==> flow/design.v (excerpt) <==
module Integration(input clk,
	 input rst,
	 output [31:0]mem_addr,
	 output [31:0]mem_wdata,
	 output mem_we,
	 input [31:0]mem_rdata
 );
For scale: ~2200 cells after synthesis, roughly 520 flip-flops, roughly 99 I/O pins, ~27000 um^2 of cells after synthesis.
clock: 9.75 ns
lec_check: 0
abc_area: 0
cap_margin: 20
cell_pad_in_sites_detail_placement: 2
core_aspect_ratio: 0.82
core_margin: 4
core_utilization: 65
gpl_routability_driven: 0
setup_slack_margin: 1.13
slew_margin: 40
run.sh (not shown) runs the stock make flow with config.mk's settings and CLKGATE_MAP_FILE=.
The first run did not get past detailed placement (3_5_place_dp) (DPL-0033).
Change:
==> flow/config.mk (replaced) <==
export PLATFORM = sky130hd
export DESIGN_NAME = Integration
export DESIGN_NICKNAME = Integration
export VERILOG_FILES = /design/flow/design.v
export SDC_FILE = /design/flow/constraint.sdc
export NUM_CORES = 4
export LEC_CHECK = 0
export CAP_MARGIN = 20
export CELL_PAD_IN_SITES_DETAIL_PLACEMENT = 0
export CORE_MARGIN = 2
export CORE_UTILIZATION = 71
export CTS_CLUSTER_SIZE = 42
export SETUP_SLACK_MARGIN = -0.41
export SLEW_MARGIN = 20
==> flow/constraint.sdc (replaced) <==
create_clock -name core_clock -period 4.85 [get_ports {clk}]
set_input_delay 0.9700 -clock core_clock [delete_from_list [all_inputs] [get_ports {clk}]]
set_output_delay 0.9700 -clock core_clock [all_outputs]
set_load 0.01 [all_outputs]
=> With this change the flow ended with an error in global routing (5_1_grt); synthesized cell count does not change; die area falls by 12%; synthesized area does not change.
Change:
--- a/flow/config.mk
+++ b/flow/config.mk
@@ -7,8 +7,5 @@
 export LEC_CHECK = 0
 export CAP_MARGIN = 20
-export CELL_PAD_IN_SITES_DETAIL_PLACEMENT = 0
 export CORE_MARGIN = 2
-export CORE_UTILIZATION = 71
-export CTS_CLUSTER_SIZE = 42
-export SETUP_SLACK_MARGIN = -0.41
+export CORE_UTILIZATION = 55
 export SLEW_MARGIN = 20
==> flow/constraint.sdc (replaced) <==
create_clock -name core_clock -period 4.43 [get_ports {clk}]
set_input_delay 0.8860 -clock core_clock [delete_from_list [all_inputs] [get_ports {clk}]]
set_output_delay 0.8860 -clock core_clock [all_outputs]
set_load 0.01 [all_outputs]
After rerunning: The changed run finished but fails on negative setup slack; synthesized area does not change; die area went up by a quarter to a third; synthesized cell count stays the same.


Integration again, from the RTL that the note above started with.
==> flow/design.v (excerpt) <==
module Integration(input clk,
	 input rst,
	 output [31:0]mem_addr,
	 output [31:0]mem_wdata,
	 output mem_we,
	 input [31:0]mem_rdata
 );
clock: 8.49 ns
lec_check: 0
abc_area: 1
cap_margin: 20
cell_pad_in_sites_detail_placement: 2
cell_pad_in_sites_global_placement: 2
core_margin: 6
core_utilization: 40
cts_cluster_diameter: 239
gpl_timing_driven: 0
hold_slack_margin: 0.16
max_routing_layer: met4
place_density_lb_addon: 0.22
setup_slack_margin: 0.0
slew_margin: 20
tns_end_percent: 95
The baseline completed with no timing, DRC or antenna violations.
Rerun with:
Settings changed: ABC_AREA 1 to unset, CAP_MARGIN 20 to 5, CELL_PAD_IN_SITES_DETAIL_PLACEMENT 2 to unset, CELL_PAD_IN_SITES_GLOBAL_PLACEMENT 2 to unset, CORE_MARGIN 6 to 2, CORE_UTILIZATION 40 to 68, CTS_CLUSTER_DIAMETER 239 to unset, CTS_CLUSTER_SIZE set to 41, GPL_TIMING_DRIVEN 0 to unset, HOLD_SLACK_MARGIN 0.16 to unset, MAX_ROUTING_LAYER met4 to unset, PLACE_DENSITY_LB_ADDON 0.22 to unset, SETUP_SLACK_MARGIN 0.0 to -0.44, TNS_END_PERCENT 95 to unset.
Clock period 8.49 ns to 5.0 ns, I/O delays scaled along.
The changed run finished with setup timing left.
Worst hold slack gets worse by 14 ps.
Critical path depth is higher by 4.
Area after synthesis is lower by about 2%.
Die area is lower by about 45%.
Synthesized cell count is lower by 35%.
Non-clock buffer count is higher by 193.
Final cell count is lower by about 30%.
Final area is higher by about 5.6%.
Rerun with:
Settings changed: CTS_CLUSTER_DIAMETER set to 27, MAX_ROUTING_LAYER set to met4, SETUP_SLACK_MARGIN -0.44 to 1.47.
The changed run died in global routing, error GRT-0232.
Die size does not change.
Area after synthesis does not change.
Synthesized cell count is unchanged.
Rerun with:
Settings changed: CAP_MARGIN 5 to 20, CORE_UTILIZATION 68 to 40, CTS_CLUSTER_DIAMETER 27 to unset, CTS_CLUSTER_SIZE 41 to unset, MAX_ROUTING_LAYER met4 to unset, SETUP_SLACK_MARGIN 1.47 to unset.
Clock period 5.0 ns to 7.6 ns, I/O delays scaled along.
This time the run passed the timing, design-rule and antenna checks.
Die size grows by 68%.
Area after synthesis stays the same.
Synthesized cell count does not change.
